Design arm_core, start of the top module:
module arm_core (
    input         clk,
    input         rst,
    output [7:0]  imem_addr,
    input  [31:0] imem_data,
    output [5:0]  dmem_addr,
    output [31:0] dmem_wdata,
    output        dmem_we,
    input  [31:0] dmem_rdata,
    output        wb_en,
    output [3:0]  wb_dest,
    output [31:0] wb_value
);
Settings: LEC_CHECK=0, ABC_AREA=0, CAP_MARGIN=20, CELL_PAD_IN_SITES_DETAIL_PLACEMENT=1, CELL_PAD_IN_SITES_GLOBAL_PLACEMENT=0, CORE_MARGIN=5, CORE_UTILIZATION=40, CTS_CLUSTER_SIZE=60, MAX_ROUTING_LAYER=met5, MIN_ROUTING_LAYER=met2, PLACE_DENSITY_LB_ADDON=0.28, SETUP_SLACK_MARGIN=1.73, SLEW_MARGIN=0, TNS_END_PERCENT=30; clock period 11.7 ns.
run.sh (not shown) runs the stock make flow with config.mk's settings and CLKGATE_MAP_FILE=.
The first run died in 5_1_grt.
Change:
==> flow/config.mk (replaced) <==
export PLATFORM = sky130hd
export DESIGN_NAME = arm_core
export DESIGN_NICKNAME = arm_core
export VERILOG_FILES = /design/flow/design.v
export SDC_FILE = /design/flow/constraint.sdc
export NUM_CORES = 4
export LEC_CHECK = 0
export CAP_MARGIN = 20
export CORE_MARGIN = 2
export CORE_UTILIZATION = 65
export SETUP_SLACK_MARGIN = 2.08
export SLEW_MARGIN = 20
==> flow/constraint.sdc (replaced) <==
create_clock -name core_clock -period 8.29 [get_ports {clk}]
set_input_delay 1.6580 -clock core_clock [delete_from_list [all_inputs] [get_ports {clk}]]
set_output_delay 1.6580 -clock core_clock [all_outputs]
set_load 0.01 [all_outputs]
The new run ended with an error in 5_1_grt; synthesized cell count is unchanged; synthesized area stays the same; die area is lower by 40%.
Change:
--- a/flow/config.mk
+++ b/flow/config.mk
@@ -8,5 +8,5 @@
 export CAP_MARGIN = 20
 export CORE_MARGIN = 2
-export CORE_UTILIZATION = 65
-export SETUP_SLACK_MARGIN = 2.08
+export CORE_UTILIZATION = 40
+export PLACE_DENSITY = 0.6
 export SLEW_MARGIN = 20
==> flow/constraint.sdc (replaced) <==
create_clock -name core_clock -period 15.7 [get_ports {clk}]
set_input_delay 3.1400 -clock core_clock [delete_from_list [all_inputs] [get_ports {clk}]]
set_output_delay 3.1400 -clock core_clock [all_outputs]
set_load 0.01 [all_outputs]
The new run produced a clean layout.
Die size rises by 62%.
Synthesized area does not change.
Synthesized cell count does not change.
Change:
--- a/flow/config.mk
+++ b/flow/config.mk
@@ -8,5 +8,5 @@
 export CAP_MARGIN = 20
 export CORE_MARGIN = 2
-export CORE_UTILIZATION = 40
+export CORE_UTILIZATION = 25
 export PLACE_DENSITY = 0.6
 export SLEW_MARGIN = 20
==> flow/constraint.sdc (replaced) <==
create_clock -name core_clock -period 17.5 [get_ports {clk}]
set_input_delay 3.5000 -clock core_clock [delete_from_list [all_inputs] [get_ports {clk}]]
set_output_delay 3.5000 -clock core_clock [all_outputs]
set_load 0.01 [all_outputs]
- non-clock buffer count is lower by 105
- design area goes up by 0.52%
- wire length increases by 2.3%
- via count falls by 0.43%
- die size climbs by 59%
- hold slack gets worse by 0.0032 ns

Setup of run 1:
Starting RTL as in the previous note.
Settings: LEC_CHECK=0, CAP_MARGIN=20, CORE_MARGIN=2, CORE_UTILIZATION=70, PLACE_DENSITY=0.6, SLEW_MARGIN=20; clock period 12.5 ns.
The flow ended early for run 1: it failed with a tool error in global routing.
diff inputs: run 1 => run 2
# run 1
export LEC_CHECK = 0
export CAP_MARGIN = 20
export CORE_MARGIN = 2
export CORE_UTILIZATION = 70
export PLACE_DENSITY = 0.6
export SLEW_MARGIN = 20
create_clock -name core_clock -period 12.5 [get_ports {clk}]
# run 2
export LEC_CHECK = 0
export ABC_AREA = 1
export CAP_MARGIN = 20
export CORE_MARGIN = 2
export CORE_UTILIZATION = 58
export CTS_CLUSTER_SIZE = 77
export PLACE_DENSITY = 0.6
export SLEW_MARGIN = 20
export TNS_END_PERCENT = 5
create_clock -name core_clock -period 10.5 [get_ports {clk}]
Run 2 — share of the core filled by cells before placement 12 points lower, run 1 as reference. When run 2 is measured against run 1, its width of the chip turns out 11% higher. Run 2 vs run 1 on share of synthesized cell area in and, or, nand and nor gates: run 2 is the higher one. Comparing die area for run 2 and run 1, the bigger number came from run 2. Of run 2 and run 1, it is run 2 that has the higher synthesized cell count. Run 2: it failed with a tool error in global routing, so there are no final results. Run 1 did not finish; the tool stopped in global routing with error GRT-0116. Between run 2 and run 1, the synthesized cell area is higher for run 2. Changes observed in run 2 relative to run 1: floorplan die height has increased; standard-cell row count higher; chip area line of the yosys report +1300 um2; total nets after synthesis went up 1,946.
--- input diff run 2..run 3 ---
# run 2
export LEC_CHECK = 0
export ABC_AREA = 1
export CAP_MARGIN = 20
export CORE_MARGIN = 2
export CORE_UTILIZATION = 58
export CTS_CLUSTER_SIZE = 77
export PLACE_DENSITY = 0.6
export SLEW_MARGIN = 20
export TNS_END_PERCENT = 5
create_clock -name core_clock -period 10.5 [get_ports {clk}]
# run 3
export LEC_CHECK = 0
export CAP_MARGIN = 20
export CORE_MARGIN = 2
export CORE_UTILIZATION = 60
export PLACE_DENSITY = 0.6
export SETUP_SLACK_MARGIN = 2.13
export SLEW_MARGIN = 20
create_clock -name core_clock -period 8.35 [get_ports {clk}]
## What came out
No final results exist for run 3, since it was stopped by error GRT-0116 during global routing.
Between run 3 and run 2, HPWL after detailed placement is lower for run 3, run 2 comes in above that.
Re effective utilization at floorplan: run 3 is 1.9 points up on run 2.
Diff run 2 -> run 3 | number of buffers inserted during clock tree synthesis | down by a few percent
Looking at cell area after technology mapping, run 3 sits about 2.5% below run 2.
Relative to run 2, die size has decreased by 5300 um2 in run 3.
Relative to run 2, area share of xor/xnor cells in the synthesized design increased by 1.8 points in run 3.
The following lists how run 4 was set up differently from run 3:
# run 3
export LEC_CHECK = 0
export CAP_MARGIN = 20
export CORE_MARGIN = 2
export CORE_UTILIZATION = 60
export PLACE_DENSITY = 0.6
export SETUP_SLACK_MARGIN = 2.13
export SLEW_MARGIN = 20
create_clock -name core_clock -period 8.35 [get_ports {clk}]
# run 4
export LEC_CHECK = 0
export CAP_MARGIN = 20
export CELL_PAD_IN_SITES_GLOBAL_PLACEMENT = 2
export CORE_MARGIN = 2
export CORE_UTILIZATION = 22
export MAX_ROUTING_LAYER = met4
export SLEW_MARGIN = 20
create_clock -name core_clock -period 15.4 [get_ports {clk}]
Notes after the runs:
- Run 4 ran to completion and came out clean on the timing, design-rule and antenna checks.
- Diff run 4..run 3 | area of the synthesized netlist per yosys stat | unchanged
- Run 4 reports a lower post-CTS repair timing setup buffer count than run 3 does.
- Run 4 vs run 3: placeable core area up

oak:
Starting RTL as in the previous note.
Design arm_core, start of the top module:
module arm_core (
    input         clk,
    input         rst,
    output [7:0]  imem_addr,
    input  [31:0] imem_data,
    output [5:0]  dmem_addr,
    output [31:0] dmem_wdata,
    output        dmem_we,
    input  [31:0] dmem_rdata,
    output        wb_en,
    output [3:0]  wb_dest,
    output [31:0] wb_value
);
Settings: LEC_CHECK=0, ABC_AREA=1, CAP_MARGIN=20, CORE_ASPECT_RATIO=0.7, CORE_MARGIN=2, CORE_UTILIZATION=72, CTS_CLUSTER_DIAMETER=392, CTS_CLUSTER_SIZE=95, PLACE_DENSITY=0.6, SLEW_MARGIN=20; clock period 6.58 ns.
oak is listed as incomplete: the tool reported an error in 5_1_grt and the run ended there.
--- input diff oak..pine ---
Settings: removing CTS_CLUSTER_DIAMETER (formerly 392); removing CORE_ASPECT_RATIO (formerly 0.7); changing CORE_UTILIZATION from 72 to 62.
### Flow results
Area inside the core boundary: pine and oak compared, lower one is oak
The run showing the greater total CTS buffers is pine.
Summary of pine over oak: sink count of the clock tree closely matched the old numbers, post-cts sizing count shrank by about 30%.
Share of the core filled by cells before placement (pine over oak): decrease, 10 points
pine vs oak, die extent in x went down by about 10%.
Diff oak -> pine | row count | increase of 24
From oak to pine the numbers moved as follows: chip area increased by 12000 um^2 relative to the old numbers; count of placed standard cells including taps increased by 246 relative to the old numbers.
pine did not finish: a tool error stopped it during 5_1_grt.
Looking at number of setup buffers added after CTS, pine sits below oak.
Comparing pine and oak, floorplan die height is higher on pine.
--- input diff pine..birch ---
Settings: PLACE_DENSITY removed (was 0.6); CTS_CLUSTER_SIZE changed from 95 to 34; ABC_AREA removed (was 1); CORE_UTILIZATION changed from 62 to 68; the clock period (ns, I/O delays scaled along) changed from 6.58 to 8.29.
[summary]
- birch did not finish; a tool error ended it in 5_1_grt.
- Re final weighted congestion in routability-driven placement: pine and birch aren't equal, and the higher value belongs to birch.
- Summary: with pine as the reference, number of placed instances with taps included in birch moved down by more than 10%.
- birch vs. pine: gate count of the mapped netlist shows a reduction of 1946; post-synthesis cell area moved down.
Here is what was changed in the inputs of maple compared with birch.
Settings: PLACE_DENSITY newly set to 0.6; CORE_UTILIZATION changed from 68 to 40; CTS_CLUSTER_SIZE removed (was 34); the clock period (ns, I/O delays scaled along) changed from 8.29 to 16.0.
Findings:
maple: full flow OK, the timing, design-rule and antenna checks passed. Instance area after placement (maple vs. birch) decreases by a little under 10%. Between maple and birch, post-placement worst setup slack is higher for maple, birch comes in under that. The core area of maple exceeds that of birch by about 70%. maple -> birch: area fraction in mux cells delta 0, exact match. Per the comparison of maple with birch, area of the mapped netlist has remained practically unchanged, compound-gate portion of the synthesized area roughly the same, total of buffers placed on input and output ports ~0 delta. NOTE placer congestion estimate birch->maple decreased by more than 10%. Chip area: maple vs birch up 54000 um^2.
Input changes introduced in cedar (baseline for comparison: maple):
Settings: putting SETUP_SLACK_MARGIN at -0.58 where nothing was set; swapping 40 for 72 in CORE_UTILIZATION; clearing PLACE_DENSITY, which used to be 0.6; swapping 16.0 for 7.68 in the clock period (ns, I/O delays scaled along).
cedar improves on maple in area of the core region. Looking at maple and cedar, the half-perimeter wire length after placement is a wash. cedar | ERROR | 5_1_grt. cedar vs maple — post-CTS setup buffer count rose 29. Comparing cedar against maple, there is no change at all in total cell area reported by yosys after synthesis.
